Setup of job 101:
==> flow/design.v (excerpt) <==
module Microprocessor(
    input oscillator,
    input reset,
    input [7:0] instruction,
    output [6:0] seg1,
    output [6:0] seg2,
    output [6:0] seg3,
    output [6:0] seg4,
    output [7:0] PC
);
Size: about 1500 cells after synthesis, about 17000 um^2 of cells after synthesis.
clock: 11.0 ns
lec_check: 0
cap_margin: 15
core_aspect_ratio: 1.03
core_margin: 2
core_utilization: 70
cts_cluster_diameter: 238
gpl_routability_driven: 1
min_routing_layer: met1
slew_margin: 5
tns_end_percent: 100
run.sh (not shown) runs the stock make flow with config.mk's settings and CLKGATE_MAP_FILE=.
The following lists how job 102 was set up differently from job 101:
Settings: putting SETUP_SLACK_MARGIN at 1.89 where nothing was set; clearing TNS_END_PERCENT, which used to be 100; clearing CORE_ASPECT_RATIO, which used to be 1.03; swapping 70 for 40 in CORE_UTILIZATION; clearing CTS_CLUSTER_DIAMETER, which used to be 238; swapping 5 for 20 in SLEW_MARGIN; swapping 15 for 20 in CAP_MARGIN; clearing MIN_ROUTING_LAYER, which used to be met1; clearing GPL_ROUTABILITY_DRIVEN, which used to be 1; swapping 11.0 for 9.77 in the clock period (ns, I/O delays scaled along).
Notes after the runs:
Job 102: done, clean on timing, DRC and antenna. Comparing job 102 and job 101, clock network fraction of design power is lower on job 101. Against job 101 as the reference, job 102 delivers a lower critical path required time. Delta (job 102 minus job 101): worst hold slack comparable; proportion of cell area occupied by multi-input gates now smaller; cell-internal power now larger. Switching power is lower on job 101. Changes observed in job 102 relative to job 101: initial core utilization -30 points; final-layout clock buffer total +24%; non-clock buffer count +about 110%; worst setup slack +980 ps.
## Diff of input files: job 103 against job 102
Settings: removing SETUP_SLACK_MARGIN (formerly 1.89); changing CORE_UTILIZATION from 40 to 64; setting ABC_AREA to 0 for the first time; setting PLACE_DENSITY to 0.36 for the first time; changing the clock period (ns, I/O delays scaled along) from 9.77 to 5.4.
Job 103: flow complete, layout not clean; failing: setup timing
Wire length of the first global-routing pass delta (job 103 − job 102): unfavourable
Job 103 vs job 102 — number of gates on the worst path with buffers counted rose about 5%.
Average wire per cell in the routed design for job 103: 8.1% up relative to job 102
Comparing job 103 and job 102, the higher sequential share of layout area is on job 102.
Job 103 vs job 102, instance count: job 103 lower
Compared with job 102, in job 103 count of instances resized after the clock tree is built shows a reduction of 20%; sum of routed wire segments on met1 decreased by about 10% relative to the old numbers.
Compared with job 102, in job 103 met1 track utilization from global routing +23 points; first-iteration DRC count picked up an extra 1048; die boundary width dropped about 20%.
Run comparison: job 102 cell type of the slowest stage on the worst timing path sky130_fd_sc_hd__mux4_2; job 103 cell type of the slowest stage on the worst timing path sky130_fd_sc_hd__a2111oi_0
Modified inputs, job 104 compared to job 103
Settings: CORE_UTILIZATION: 64 -> 65; ABC_AREA: 0 -> unset; PLACE_DENSITY: 0.36 -> unset; the clock period (ns, I/O delays scaled along): 5.4 -> 5.44.
Findings:
- Of the runs job 104 and job 103, none of them finished clean.
- To summarise job 104: no stage aborted, but the layout did not pass its checks, failing on setup timing.
- Against job 103, job 104 reports a internal power component that is lower.
- Job 104 vs job 103 on clock group share of total power: job 104 is the lower one.
- Job 104 against job 103: hold slack +7.1 ps; chip height now sits lower; clock insertion delay at the later pin of the skew report shows no meaningful change; number of distinct library cell variants in the gate-level netlist after synthesis level; cell count +0.90%.
#### Input delta (job 105 over job 104)
Settings: CORE_UTILIZATION: 65 -> 68; the clock period (ns, I/O delays scaled along): 5.44 -> 11.2.
### Flow results
Job 105: full flow OK, the timing, design-rule and antenna checks passed. Finished, but not clean: job 104, with setup timing. Of job 104 and job 105, the run reporting the higher total instance count after detailed placement was job 104. For job 105, the slowest stage cell on the critical path was sky130_fd_sc_hd__clkdlybuf4s50_1, unlike job 104, where it was sky130_fd_sc_hd__or4_1. Job 104 -> job 105: sum of routed wire length over all layers decreased by more than 10%. Final non-filler cell total went down by more than 10% going from job 104 to job 105. Job 105 ends up with a die area that is about 4.3% lower than in job 104.


== run 1 ==
Microprocessor again, from the RTL that the note above started with.
clock: 10.0 ns
lec_check: 0
abc_area: 1
cap_margin: 5
cell_pad_in_sites_global_placement: 2
core_margin: 10
core_utilization: 27
cts_cluster_diameter: 380
cts_cluster_size: 15
gpl_routability_driven: 0
gpl_timing_driven: 0
max_routing_layer: met4
min_routing_layer: met2
slew_margin: 35
tns_end_percent: 85
Changes in run 2 relative to run 1:
Settings: CORE_MARGIN now 2, was 10; CORE_UTILIZATION now 40, was 27; CAP_MARGIN now 20, was 5; CTS_CLUSTER_SIZE no longer set, was 15; GPL_ROUTABILITY_DRIVEN no longer set, was 0; MIN_ROUTING_LAYER no longer set, was met2; MAX_ROUTING_LAYER no longer set, was met4; CELL_PAD_IN_SITES_GLOBAL_PLACEMENT no longer set, was 2; CTS_CLUSTER_DIAMETER no longer set, was 380; SLEW_MARGIN now 20, was 35; GPL_TIMING_DRIVEN no longer set, was 0; ABC_AREA no longer set, was 1; TNS_END_PERCENT no longer set, was 85; the clock period (ns, I/O delays scaled along) now 9.77, was 10.0.
## What came out
Changes observed in run 2 relative to run 1: critical path depth fell by 10; wire length of the first global-routing pass dropped 13%. Run 2 — worst-case register-to-register setup slack 0.82 ns lower, run 1 as reference. From run 1 to run 2 the numbers moved as follows: design area saw an increase; synthesized-area fraction occupied by xor and xnor cells has increased; clock group total power rose 33%. Diff run 1 -> run 2: number of detailed-route iterations in the first pass fell 2; fill cell instance count of the final layout fell 2812. Run 2: no failed stages, no open violations at the end. Routed length per instance (lower): run 1. When the final numbers for run 1 and run 2 were put side by side, the area of the chip turned out to be greater in run 1. End-of-flow core utilization ended up 17 points higher on run 2 than on run 1.
> inputs changed (run 2 -> run 3)
Settings: CORE_UTILIZATION: 40 -> 66; SLEW_MARGIN: 20 -> 5; ABC_AREA: unset -> 1; the clock period (ns, I/O delays scaled along): 9.77 -> 5.68.
On buffer count excluding the clock tree in the final layout, the higher figure sits with run 3, not run 2. The total power of run 3 was inferior to that of run 2. Total iterations of the first detailed-routing run ends up higher on run 3. Run 2: no failed stages, no open violations at the end. Final checks on run 3, whose flow otherwise completed, came back failing, citing setup timing. Synthesized area delta for run 3 relative to run 2: about 2.4% lower.


== build 30 ==
The RTL this note starts from:
==> flow/design.v <==
`timescale 1ns / 1ps
module ALU(
    input [7:0] A,
    input [7:0] B,
    output [7:0] Y
    );    
    assign Y = A + B;
endmodule
`timescale 1ns / 1ps
module ControlUnit(
    input [1:0] op,
    output reg ALUControl,
    output reg RegWrite,
    output reg MemRead,
    output reg MemWrite,
    output reg Branch
    );
    always @(op) begin
        case (op)
            2'b00: begin  
                ALUControl <= 1;
                RegWrite <= 1;
                MemRead <= 0;
                MemWrite <= 0;
                Branch <= 0;
            end
            2'b01: begin  
                ALUControl <= 0;
                RegWrite <= 1;
                MemRead <= 1;
                MemWrite <= 0;
                Branch <= 0;
            end
            2'b10: begin  
                ALUControl <= 0;
                RegWrite <= 0;
                MemRead <= 0;
                MemWrite <= 1;
                Branch <= 0;
            end
            2'b11: begin  
                ALUControl <= 0;
                RegWrite <= 0;
                MemRead <= 0;
                MemWrite <= 0;
                Branch <= 1;
            end
        endcase
    end
endmodule
`timescale 1ns / 1ps
module DataMemory(
	 input reset, 
    input clk,
    input [7:0] address,
    input [7:0] writeData,
    input MemWrite,
    input MemRead,
    output [7:0] readData
    );
    wire [7:0] memory [31:0];
    wire [4:0] index = address[4:0];
    genvar g;
    generate
        for (g = 0; g < 32; g = g + 1) begin : word
            reg [7:0] q;
            always @(posedge clk or posedge reset) begin
                if (reset)
                    q <= (g < 16) ? g : (8'd0 - (g - 16));
                else if (MemWrite && index == g)
                    q <= writeData;
            end
            assign memory[g] = q;
        end
    endgenerate
    assign readData = (MemRead) ? memory[index] : writeData;
endmodule
`timescale 1ns / 1ps
module Hex_to_7seg(
    input [3:0] hex,
    output reg [6:0] seg
    );
    always @ (hex) begin
        case (hex)
            4'd0: seg = 7'b0111111;  
            4'd1: seg = 7'b0000110;  
            4'd2: seg = 7'b1011011;  
            4'd3: seg = 7'b1001111;  
            4'd4: seg = 7'b1100110;  
            4'd5: seg = 7'b1101101;  
            4'd6: seg = 7'b1111101;  
            4'd7: seg = 7'b0000111;  
            4'd8: seg = 7'b1111111;  
            4'd9: seg = 7'b1101111;  
            4'd10: seg = 7'b1110111;  
            4'd11: seg = 7'b1111100;  
            4'd12: seg = 7'b0111001;  
            4'd13: seg = 7'b1011110;  
            4'd14: seg = 7'b1111001;  
            4'd15: seg = 7'b1110001;  
            default: seg = 7'b0000000;  
        endcase
    end
endmodule
`timescale 1ns / 1ps
module ProgramCounter(
    input clk,
    input reset,
    input [7:0] nextPC,
    output reg [7:0] PC
    );
    always @(posedge clk or posedge reset) begin
        if (reset)
            PC <= 8'b0;
        else
            PC <= nextPC;
    end
endmodule
`timescale 1ns / 1ps
module RegisterFile(
	 input reset,
    input [1:0] rs, rt, rd,
    input [7:0] writeData,
    input RegWrite,
    input clk,
    output [7:0] rsData, rtData
    );
    reg [7:0] registers [3:0];
always @(posedge clk or posedge reset) begin
    if (reset) begin
        registers[0] <= 8'b00000000;
        registers[1] <= 8'b00000000;
        registers[2] <= 8'b00000000;
        registers[3] <= 8'b00000000;
    end else if (RegWrite) begin
        registers[rd] <= writeData;
    end
end
    assign rsData = registers[rs];
    assign rtData = registers[rt];
endmodule
`timescale 1ns / 1ps
module Microprocessor(
    input oscillator,
    input reset,
    input [7:0] instruction,
    output [6:0] seg1,
    output [6:0] seg2,
    output [6:0] seg3,
    output [6:0] seg4,
    output [7:0] PC
);
    wire clk;
    wire [7:0] nextPC;
    wire [1:0] rs, rt, rd, RegisterDestination, operation;
    wire [7:0] rsData, rtData, writeData, ALUResult, MemoryResult, MemoryAddress;
    wire RegWrite, MemRead, MemWrite, Branch;
    assign clk = oscillator;
    assign rs = instruction[5:4];
    assign rt = instruction[3:2];
    assign rd = instruction[1:0];
    assign operation = instruction[7:6];
    ControlUnit cu(
        .op(instruction[7:6]),
        .ALUControl(ALUControl),
        .RegWrite(RegWrite),
        .MemRead(MemRead),
        .MemWrite(MemWrite),
        .Branch(Branch)
    );
	 assign writeData = (operation==2'b00) ? ALUResult 
	 			: (operation == 2'b11) ? {6'b000000, rd}
	 			: MemoryResult;
	 assign RegisterDestination = ALUControl ? rd : rt;
    RegisterFile rf(
        .reset(reset),
        .rs(rs),
        .rt(rt),
        .rd(RegisterDestination),
        .writeData(writeData),
        .RegWrite(RegWrite),
        .clk(clk),
        .rsData(rsData),
        .rtData(rtData)
    );
    ALU alu(
        .A(rsData),
        .B(rtData),
        .Y(ALUResult)
    );
	 assign MemoryAddress = (rd == 2'b00) ? rsData :
									(rd ==2'b01) ? rsData + 8'b00000001:
									(rd ==2'b10) ? rsData - 8'b00000010:
									(rd ==2'b11) ? rsData - 8'b00000001 :
									rsData;
    DataMemory dm(
        .reset(reset),
        .clk(clk),
        .address(MemoryAddress),
        .writeData(rtData),
        .MemWrite(MemWrite),
        .MemRead(MemRead),
        .readData(MemoryResult)
    );
    ProgramCounter pc(
        .clk(clk),
        .reset(reset),
        .nextPC(nextPC),
        .PC(PC)
    );
	 assign nextPC = (rd == 2'b00) ? PC + 1 :
                    (rd == 2'b01) ? (Branch ? PC + 2 : PC + 1) :
                    (rd == 2'b10) ? (Branch ? PC - 1 : PC + 1) :
                    (rd == 2'b11) ? (Branch ? PC : PC + 1) :
                    PC + 1;
    Hex_to_7seg display1(
        .hex(writeData[7:4]),
        .seg(seg1)
    );
    Hex_to_7seg display2(
        .hex(writeData[3:0]),
        .seg(seg2)
    );
	 Hex_to_7seg display3(
        .hex(PC[7:4]),
        .seg(seg3)
    );
    Hex_to_7seg display4(
        .hex(PC[3:0]),
        .seg(seg4)
    );
endmodule
Settings: LEC_CHECK=0, CAP_MARGIN=20, CORE_MARGIN=2, CORE_UTILIZATION=40, SLEW_MARGIN=20; clock period 10.0 ns.
Here is what was changed in the inputs of build 72 compared with build 30.
diff --git a/flow/config.mk b/flow/config.mk
--- a/flow/config.mk
+++ b/flow/config.mk
@@ -7,5 +7,6 @@
 export LEC_CHECK = 0
+export ABC_AREA = 1
 export CAP_MARGIN = 20
 export CORE_MARGIN = 2
-export CORE_UTILIZATION = 40
-export SLEW_MARGIN = 20
+export CORE_UTILIZATION = 72
+export SLEW_MARGIN = 40
==> flow/constraint.sdc <==
create_clock -name core_clock -period 5.68 [get_ports {oscillator}]
set_input_delay 1.1360 -clock core_clock [delete_from_list [all_inputs] [get_ports {oscillator}]]
set_output_delay 1.1360 -clock core_clock [all_outputs]
set_load 0.01 [all_outputs]
Results
- Build 72 got as far as 5_1_grt, where a tool error ended the run.
- Die area was lower in the run labelled build 72.
- Build 72 against build 30: post-synthesis cell count from yosys moved up; count of different cell masters after synthesis decreased by 38 relative to the old numbers; number of post-CTS setup repair buffers rose by 40.
## Diff of input files: build 23 against build 72
diff --git a/flow/config.mk b/flow/config.mk
--- a/flow/config.mk
+++ b/flow/config.mk
@@ -7,6 +7,8 @@
 export LEC_CHECK = 0
-export ABC_AREA = 1
 export CAP_MARGIN = 20
 export CORE_MARGIN = 2
-export CORE_UTILIZATION = 72
-export SLEW_MARGIN = 40
+export CORE_UTILIZATION = 40
+export MIN_ROUTING_LAYER = met2
+export SETUP_SLACK_MARGIN = 1.38
+export SLEW_MARGIN = 35
+export TNS_END_PERCENT = 90
==> flow/constraint.sdc <==
create_clock -name core_clock -period 5.94 [get_ports {oscillator}]
set_input_delay 1.1880 -clock core_clock [delete_from_list [all_inputs] [get_ports {oscillator}]]
set_output_delay 1.1880 -clock core_clock [all_outputs]
set_load 0.01 [all_outputs]
[summary]
No crash in build 23: every stage finished, but the layout fails its final checks due to negative setup slack. Post-DP HPWL in build 23 vs build 72: up 17,000 µm. Weighted congestion reported at the end of routability-driven placement, build 72 and build 23: smaller value in build 72. STATUS core area: build 23 loses against build 72. Relative to build 72, the die height of build 23 is higher by 54 µm. Synthesized instance count ends up higher on build 72. Per the comparison of build 23 with build 72, total die size grew by 82%, post-detailed-placement cell area up 2600 µm².
Edits applied to the flow inputs when going from build 23 to build 40:
==> flow/config.mk <==
export PLATFORM = sky130hd
export DESIGN_NAME = Microprocessor
export DESIGN_NICKNAME = Microprocessor
export VERILOG_FILES = /design/flow/design.v
export SDC_FILE = /design/flow/constraint.sdc
export NUM_CORES = 4
export LEC_CHECK = 0
export ABC_AREA = 1
export CAP_MARGIN = 20
export CORE_MARGIN = 2
export CORE_UTILIZATION = 72
export MAX_ROUTING_LAYER = met4
export PLACE_DENSITY = 0.64
export SLEW_MARGIN = 5
==> flow/constraint.sdc <==
create_clock -name core_clock -period 5.68 [get_ports {oscillator}]
set_input_delay 1.1360 -clock core_clock [delete_from_list [all_inputs] [get_ports {oscillator}]]
set_output_delay 1.1360 -clock core_clock [all_outputs]
set_load 0.01 [all_outputs]
Findings:
- Taking build 23 as the reference point, the synthesized cell count of build 40 rises by 44%.
- On count of boundary I/O pins, build 40 tracks build 23 almost exactly.
- Sequential area share after synthesis: lower on build 23
- The log for build 40 ends in 5_1_grt with error ODB-0269, so the run never completed.
- Looking at total die size across build 23 and build 40, the one that comes out lower is build 40.
- Higher multiplexer fraction of the synthesized cell area goes to build 23 over build 40.
Input-level comparison between build 55 and build 40:
diff --git a/flow/config.mk b/flow/config.mk
--- a/flow/config.mk
+++ b/flow/config.mk
@@ -11,4 +11,7 @@
 export CORE_UTILIZATION = 72
-export MAX_ROUTING_LAYER = met4
-export PLACE_DENSITY = 0.64
-export SLEW_MARGIN = 5
+export CTS_CLUSTER_SIZE = 81
+export HOLD_SLACK_MARGIN = 0.28
+export PLACE_DENSITY_LB_ADDON = 0.03
+export SETUP_SLACK_MARGIN = -0.43
+export SLEW_MARGIN = 20
+export TNS_END_PERCENT = 5
==> flow/constraint.sdc <==
create_clock -name core_clock -period 7.21 [get_ports {oscillator}]
set_input_delay 1.4420 -clock core_clock [delete_from_list [all_inputs] [get_ports {oscillator}]]
set_output_delay 1.4420 -clock core_clock [all_outputs]
set_load 0.01 [all_outputs]
## What came out
Synthesized cell count: build 40 vs build 55 identical
In the flow results for build 40 and build 55, the number of instances resized during post-cts repair is smaller on build 55.
Instance count after placement with tap cells included: build 55 vs build 40 down 0.89%
Looking at weighted congestion reported at the end of routability-driven placement across build 40 and build 55, the one that comes out lower is build 55.
Comparing build 40 and build 55, the lower post-detailed-placement half-perimeter wirelength was measured on build 55.
Among build 40 and build 55, the run that stopped before the end is build 40, and it is the only one.
[flow] build 55 | stages: complete | final checks: fail | reason: negative setup slack
Build 40 did not make it past 5_1_grt, where a tool error ended it.
Input changes introduced in build 79 (baseline for comparison: build 55):
diff --git a/flow/config.mk b/flow/config.mk
--- a/flow/config.mk
+++ b/flow/config.mk
@@ -11,7 +11,3 @@
 export CORE_UTILIZATION = 72
-export CTS_CLUSTER_SIZE = 81
-export HOLD_SLACK_MARGIN = 0.28
-export PLACE_DENSITY_LB_ADDON = 0.03
-export SETUP_SLACK_MARGIN = -0.43
+export PLACE_DENSITY = 0.66
 export SLEW_MARGIN = 20
-export TNS_END_PERCENT = 5
==> flow/constraint.sdc <==
create_clock -name core_clock -period 5.5 [get_ports {oscillator}]
set_input_delay 1.1000 -clock core_clock [delete_from_list [all_inputs] [get_ports {oscillator}]]
set_output_delay 1.1000 -clock core_clock [all_outputs]
set_load 0.01 [all_outputs]
==> results <==
Diff build 79..build 55 | die area | unchanged. Yosys chip area came out exactly the same in build 55 and build 79. Run status, build 79: aborted in 5_1_grt, error GRT-0232. Delta (build 79 minus build 55): final HPWL from detailed placement increased 850 µm; number of buffers added for setup after CTS climbed 42; number of placed instances with taps included increased about 1.4%; share of synthesized cell area in and, or, nand and nor gates barely changed; post-place instance area rose by 320 µm². Going from build 55 to build 79, setup slack at placement shrinks by 1.08 ns. Delta (build 79 minus build 55): H-tree depth neither gained nor lost much, gate count of the mapped netlist neither gained nor lost much, routability congestion estimate picked up an extra 0.029.
Power is estimated from default activity; no workload was simulated.
